main:
Design pcpu, start of the top module:
module pcpu(
 input wire clock, enable, reset, start,
 input wire [15:0] d_datain,   
 input wire [15:0] i_datain,   
 output  [7:0] i_addr,
 output  [7:0] d_addr,
 output  [15:0] d_dataout,
 output  d_we
    );
clock: 7.98 ns
lec_check: 0
abc_area: 0
cap_margin: 0
cell_pad_in_sites_global_placement: 3
core_margin: 4
core_utilization: 25
cts_cluster_diameter: 137
place_density_lb_addon: 0.28
setup_slack_margin: 0.88
slew_margin: 20
run.sh (not shown) runs the stock make flow with config.mk's settings and CLKGATE_MAP_FILE=.
main has completed all stages; timing, DRC and antenna checks passed.
Modified inputs, the feature branch compared to main
# main
export LEC_CHECK = 0
export ABC_AREA = 0
export CAP_MARGIN = 0
export CELL_PAD_IN_SITES_GLOBAL_PLACEMENT = 3
export CORE_MARGIN = 4
export CORE_UTILIZATION = 25
export CTS_CLUSTER_DIAMETER = 137
export PLACE_DENSITY_LB_ADDON = 0.28
export SETUP_SLACK_MARGIN = 0.88
export SLEW_MARGIN = 20
create_clock -name core_clock -period 7.98 [get_ports {clock}]
# the feature branch
export LEC_CHECK = 0
export CAP_MARGIN = 35
export CELL_PAD_IN_SITES_DETAIL_PLACEMENT = 1
export CORE_ASPECT_RATIO = 0.57
export CORE_MARGIN = 2
export CORE_UTILIZATION = 60
export CTS_CLUSTER_SIZE = 24
export GPL_ROUTABILITY_DRIVEN = 0
export MAX_ROUTING_LAYER = met5
export MIN_ROUTING_LAYER = met1
export PLACE_DENSITY_LB_ADDON = 0.1
export SLEW_MARGIN = 5
create_clock -name core_clock -period 5.51 [get_ports {clock}]
==> results <==
Number of gates resized after cts: main and the feature branch compared, lower one is main
Delta (the feature branch minus main): post-synthesis sequential area ratio shows no meaningful change; post-placement cell count -694; number of H-tree levels lower; worst-case setup slack after placement fell 1550 ps; overall chip area now smaller.
For the initial cell density of the core, the feature branch came in 36 points higher than main did.
Comparing main against the feature branch, there is no change at all in count of unique library cells instantiated by Yosys.
The feature branch never completed; the flow aborted with a tool error in global routing (5_1_grt).

========
The RTL this note starts from:
==> flow/design.v <==
`timescale 1ns / 1ps
module pcpu(
 input wire clock, enable, reset, start,
 input wire [15:0] d_datain,   
 input wire [15:0] i_datain,   
 output  [7:0] i_addr,
 output  [7:0] d_addr,
 output  [15:0] d_dataout,
 output  d_we
    );
reg [15:0] gr [7:0];
reg nf, zf, cf;
reg cf_q;
reg state, next_state;
reg dw;
reg [7:0] pc;
reg [15:0] id_ir;
reg [15:0] wb_ir;
reg [15:0] ex_ir;
reg [15:0] mem_ir;
reg [15:0] smdr;
reg [15:0] smdr1;
reg signed [15:0] reg_C1;
reg signed [15:0] reg_A;
reg signed [15:0] reg_B;
reg signed [15:0] reg_C;
reg signed [15:0] ALUo;
reg signed [15:0] alu_last;
always @(posedge clock)
	begin
		if (!reset)
			state <= 1'b0;
		else
			state <= next_state;
	end
always @(*)
	begin
		case (state)
			1'b0 : 
				if ((enable == 1'b1) 
				&& (start == 1'b1))
					next_state = 1'b1;
				else	
					next_state = 1'b0;
			1'b1 :
				if ((enable == 1'b0) 
				|| (wb_ir[15:11] == 5'b00001))
					next_state = 1'b0;
				else
					next_state = 1'b1;
		endcase
	end
assign i_addr = pc;  
always @(posedge clock or negedge reset)
	begin
		if (!reset)
			begin
            id_ir <= 16'b0;
            pc <= 8'b0;
			end
		else if (state ==1'b1)
		begin
			if((i_datain[15:11] == 5'b01000 
				||i_datain[15:11] == 5'b10001
				||i_datain[15:11] == 5'b01011
				||i_datain[15:11] == 5'b10111 
				||i_datain[15:11] == 5'b01100 
				||i_datain[15:11] == 5'b01101 
				||i_datain[15:11] == 5'b01111 
				||i_datain[15:11] == 5'b01110) 
			  &&( (id_ir[15:11] == 5'b00010 && (id_ir[10:8]  == i_datain[6:4] || id_ir[10:8]  == i_datain[2:0])) 
			    ||(ex_ir[15:11] == 5'b00010 && (ex_ir[10:8]  == i_datain[6:4] || ex_ir[10:8]  == i_datain[2:0]))
				)
			  )  
			    begin
				   id_ir <= 16'b0;
				   pc <= pc;   
			    end		  			
  			else if (( i_datain[15:11] == 5'b00100
			         ||i_datain[15:11] == 5'b00110
					 ||i_datain[15:11] == 5'b00101
					 ||i_datain[15:11] == 5'b00111
					 ||i_datain[15:11] == 5'b00011)
                    &&((id_ir[15:11] == 5'b00010 &&(id_ir[10:8]  == i_datain[6:4])) 
					  ||(ex_ir[15:11] == 5'b00010 &&(ex_ir[10:8]  == i_datain[6:4]))
					  )
					)
					begin
					   id_ir <= 16'b0;
					   pc <= pc;   
					end 
			else if(id_ir[15:14] == 2'b11 || ex_ir[15:14] == 2'b11)
			        begin
				       id_ir <= 16'b0;
					   pc <= pc;   
					end 
			else
			  begin
				if(((mem_ir[15:11] == 5'b11010)
					&& (zf == 1'b1)) 
				|| ((mem_ir[15:11] == 5'b11011)
					&& (zf == 1'b0)))
				begin
					id_ir <= 16'b0;
					pc <= reg_C[7:0];
				end
				else if(((mem_ir[15:11] == 5'b11100)
					&& (nf == 1'b1)) 
				|| ((mem_ir[15:11] == 5'b11101)
					&& (nf == 1'b0)))
				begin
					id_ir <= 16'b0;
					pc <= reg_C[7:0];
				end
				else if(((mem_ir[15:11] == 5'b11110)
					&& (cf == 1'b1)) 
				|| ((mem_ir[15:11] == 5'b11111)
					&& (cf == 1'b0)))
				begin
					id_ir <= 16'b0;
					pc <= reg_C[7:0];
				end
				else if((mem_ir[15:11] == 5'b11000)			
				|| (mem_ir[15:11] == 5'b11001))
				begin
					id_ir <= 16'b0;
					pc <= reg_C[7:0];
				end
				else
				begin
				    id_ir <= i_datain;
					pc <= pc + 1;
				end
			  end   
		end  
	end  
always @(posedge clock or negedge reset) 
    begin
	    if (!reset)
			begin
				ex_ir <= 16'b0;
				reg_A <= 16'b0;
				reg_B <= 16'b0;
				smdr <= 16'b0;
			end
		else if (state == 1'b1)
			begin
				ex_ir <= id_ir;
				 if ((id_ir[15:14] == 2'b11 && id_ir[15:11] != 5'b11000) 
				|| (id_ir[15:11] == 5'b10000)
				|| (id_ir[15:11] == 5'b01001)
				|| (id_ir[15:11] == 5'b10011))
					reg_A <= gr[id_ir[10:8]];
				else if (id_ir[15:11] == 5'b00010) 
					reg_A <= gr[id_ir[6:4]];
				 else if(id_ir[6:4] == ex_ir[10:8])
				      reg_A <= ALUo;
			    else if(id_ir[6:4] == wb_ir[10:8]) 
				      reg_A <= reg_C1;
			    else if(id_ir[6:4] == mem_ir[10:8]) 
				      reg_A <= reg_C;
				else 
					reg_A <= gr[id_ir[6:4]];
			  if (id_ir[15:11] == 5'b00011)
					begin
						reg_B <= {12'b0000_0000_0000, id_ir[3:0]};  
						smdr <= gr[id_ir[10:8]];  
			      end
				else if(id_ir[2:0] == ex_ir[10:8])
				      reg_B <= ALUo;
			    else if(id_ir[2:0] == wb_ir[10:8]) 
				      reg_B <= reg_C1;
			    else if(id_ir[2:0] == mem_ir[10:8]) 
				      reg_B <= reg_C;
				else if  ((id_ir[15:11] == 5'b01000)
                || (id_ir[15:11] == 5'b10001)
				    || (id_ir[15:11] == 5'b01011)
				    || (id_ir[15:11] == 5'b10111)
				    || (id_ir[15:11] == 5'b01100)
					 || (id_ir[15:11] == 5'b01101)
					 || (id_ir[15:11] == 5'b01111)
					 || (id_ir[15:11] == 5'b01110))
					reg_B <= gr[id_ir[2:0]];
			end
	end		
always @ (*) 
    begin
		ALUo = alu_last;
		cf = cf_q;
		if  (ex_ir[15:11] == 5'b11000)
			ALUo = {8'b0, ex_ir[7:0]};
		else if  (ex_ir[15:14] == 2'b11)
		    ALUo = reg_A + {8'b0, ex_ir[7:0]};
		else 
		begin
			case(ex_ir[15:11])
			5'b00010: ALUo = reg_A + {12'b0000_0000_0000, ex_ir[3:0]};
			5'b00011: ALUo = reg_A + reg_B;
			5'b10000: {cf, ALUo} = reg_A + { ex_ir[7:0], 8'b0 };
			5'b01000: {cf, ALUo} = reg_A + reg_B;
			5'b01001:{cf, ALUo} = reg_A + { 8'b0, ex_ir[7:0] };
			5'b10001: {cf, ALUo} = reg_A + reg_B + cf_q;
			5'b01011: {cf, ALUo} = {{1'b0, reg_A} - reg_B};
			5'b10011: {cf, ALUo} = {1'b0, reg_A }- { 8'b0, ex_ir[7:0] };
			5'b10111:{cf, ALUo} = {{1'b0, reg_A} - reg_B - cf_q};
			5'b01100: {cf, ALUo} = {{1'b0, reg_A} - reg_B};
			5'b01101: {cf, ALUo} = {1'b0, reg_A & reg_B};
			5'b01111: {cf, ALUo} = {1'b0, reg_A | reg_B};
			5'b01110: {cf, ALUo} = {1'b0, reg_A ^ reg_B};
			5'b00100: {cf, ALUo} = {reg_A[4'b1111 - ex_ir[3:0]], reg_A << ex_ir[3:0]};
			5'b00110: {cf, ALUo} = {reg_A[ex_ir[3:0] - 4'b0001], reg_A >> ex_ir[3:0]};
			5'b00101: {cf, ALUo} = {reg_A[ex_ir[3:0] - 4'b0001], reg_A <<< ex_ir[3:0]};
			5'b00111: {cf, ALUo} = {reg_A[4'b1111 - ex_ir[3:0]], reg_A >>> ex_ir[3:0]};
			default: begin
					 end
        endcase								
		end
 end
always @(posedge clock or negedge reset)
    begin
	    if (!reset)
			begin
				alu_last <= 16'b0;
				cf_q <= 1'b0;
			end
		else if (state == 1'b1)
			begin
				alu_last <= ALUo;
				cf_q <= cf;
			end
	end
always @(posedge clock or negedge reset) 
    begin
	    if (!reset)
			begin
				mem_ir <= 16'b0;
				reg_C <= 16'b0;
				dw <= 0;
				nf <= 0;
				zf <= 0;
				smdr1 <= 16'b0;
			end
		else if (state == 1'b1)
			begin
				mem_ir <= ex_ir;
				reg_C <= ALUo;
				if (ex_ir[15:11] == 5'b00011)
					begin
						dw <= 1'b1;
						smdr1 <= smdr;
					end
				else if(ex_ir[15:14] != 2'b11 && ex_ir[15:11] != 5'b00010)
				     begin
				       zf <= (ALUo == 0)? 1:0;
					   nf <= (ALUo[15] == 1'b1)? 1:0;
						dw <= 1'b0;
				     end	
            else		
                 dw <= 1'b0;				
			end		
    end
assign d_dataout = smdr1;
assign d_we = dw;
assign d_addr = reg_C[7:0];
always @(posedge clock or negedge reset) 
    begin
	    if (!reset)
			begin
				wb_ir <= 16'b0;
				reg_C1 <= 16'b0;
			end
		else if (state == 1'b1)
			begin
				wb_ir <= mem_ir;			
				if (mem_ir[15:11] == 5'b00010)
					reg_C1 <= d_datain;
				else if(mem_ir[15:14] != 2'b11)
					reg_C1 <= reg_C;				
			end			
	end
always @(posedge clock or negedge reset) 
    begin
	    if (!reset)
			begin
			   gr[0] <= 16'b0;
				gr[1] <= 16'b0;
				gr[2] <= 16'b0;
				gr[3] <= 16'b0;
				gr[4] <= 16'b0;
				gr[5] <= 16'b0;
				gr[6] <= 16'b0;
				gr[7] <= 16'b0;
			end			
		else if (state == 1'b1)
			begin
				if ((wb_ir[15:14] != 2'b11) 
				   &&(wb_ir[15:11] != 5'b00011)		  
				   &&(wb_ir[15:11] != 5'b01100)
				)
					gr[wb_ir[10:8]] <= reg_C1;
			end	
   end
endmodule
clock: 3.81 ns
lec_check: 0
cap_margin: 20
core_margin: 2
core_utilization: 66
setup_slack_margin: 0.0
slew_margin: 20
The starting point failed in 5_1_grt (GRT-0232).
Next try:
Settings changed: CORE_UTILIZATION 66 to 58, PLACE_DENSITY set to 0.6, SETUP_SLACK_MARGIN 0.0 to 1.6.
Clock period 3.81 ns to 6.47 ns, I/O delays scaled along.
The changed run completed with no timing, DRC or antenna violations.
Area after synthesis does not change.
Die size is higher by roughly a tenth.
Synthesized cell count is unchanged.
Next try:
Settings changed: CORE_UTILIZATION 58 to 40, SETUP_SLACK_MARGIN 1.6 to unset.
Clock period 6.47 ns to 3.98 ns, I/O delays scaled along.
The new run ran to the end with violations: negative setup slack.
Cell area came out higher by roughly a tenth.
Wire length came out higher by a few percent.
Count of clock-buffer cells in the layout stays the same.
Worst setup slack got worse by 2.1 ns.
Next try:
Settings changed: CAP_MARGIN 20 to 5, CORE_ASPECT_RATIO set to 1.12, CORE_UTILIZATION 40 to 25, GPL_TIMING_DRIVEN set to 0, MAX_ROUTING_LAYER set to met5, PLACE_DENSITY 0.6 to unset, SETUP_SLACK_MARGIN set to 0.67, TNS_END_PERCENT set to 70.
Clock period 3.98 ns to 4.23 ns, I/O delays scaled along.
=> The changed run finished but failed the layout checks on negative setup slack. Power decreases by 7.6%. Clock skew went up by 0.0031 ns. Sequential power decreases by 8.5%. Cell count grows by 10%. Utilization is lower by 18 points.
Next try:
Settings changed: CAP_MARGIN 5 to 20, CELL_PAD_IN_SITES_DETAIL_PLACEMENT set to 2, CORE_ASPECT_RATIO 1.12 to 0.8, CORE_UTILIZATION 25 to 44, GPL_TIMING_DRIVEN 0 to unset, MAX_ROUTING_LAYER met5 to unset, MIN_ROUTING_LAYER set to met1, PLACE_DENSITY_LB_ADDON set to 0.2, SETUP_SLACK_MARGIN 0.67 to 0.46, TNS_END_PERCENT 70 to 45.
Clock period 4.23 ns to 4.36 ns, I/O delays scaled along.
What happened:
- The new run aborted during 5_1_grt with ODB-0269
- area after synthesis stays the same
- synthesized cell count is unchanged
- die size shrinks by 43%
Next try:
Settings changed: CAP_MARGIN 20 to 25, CELL_PAD_IN_SITES_DETAIL_PLACEMENT 2 to unset, CORE_ASPECT_RATIO 0.8 to unset, CORE_UTILIZATION 44 to 54, CTS_CLUSTER_SIZE set to 62, MAX_ROUTING_LAYER set to met4, PLACE_DENSITY_LB_ADDON 0.2 to 0.05, SETUP_SLACK_MARGIN 0.46 to 1.42, SLEW_MARGIN 20 to 10, TNS_END_PERCENT 45 to 5.
Clock period 4.36 ns to 9.32 ns, I/O delays scaled along.
Effect: The changed run finished clean; die area is lower by 18%; synthesized cell count is unchanged; area after synthesis does not change.
Power and IR drop assume default switching activity.
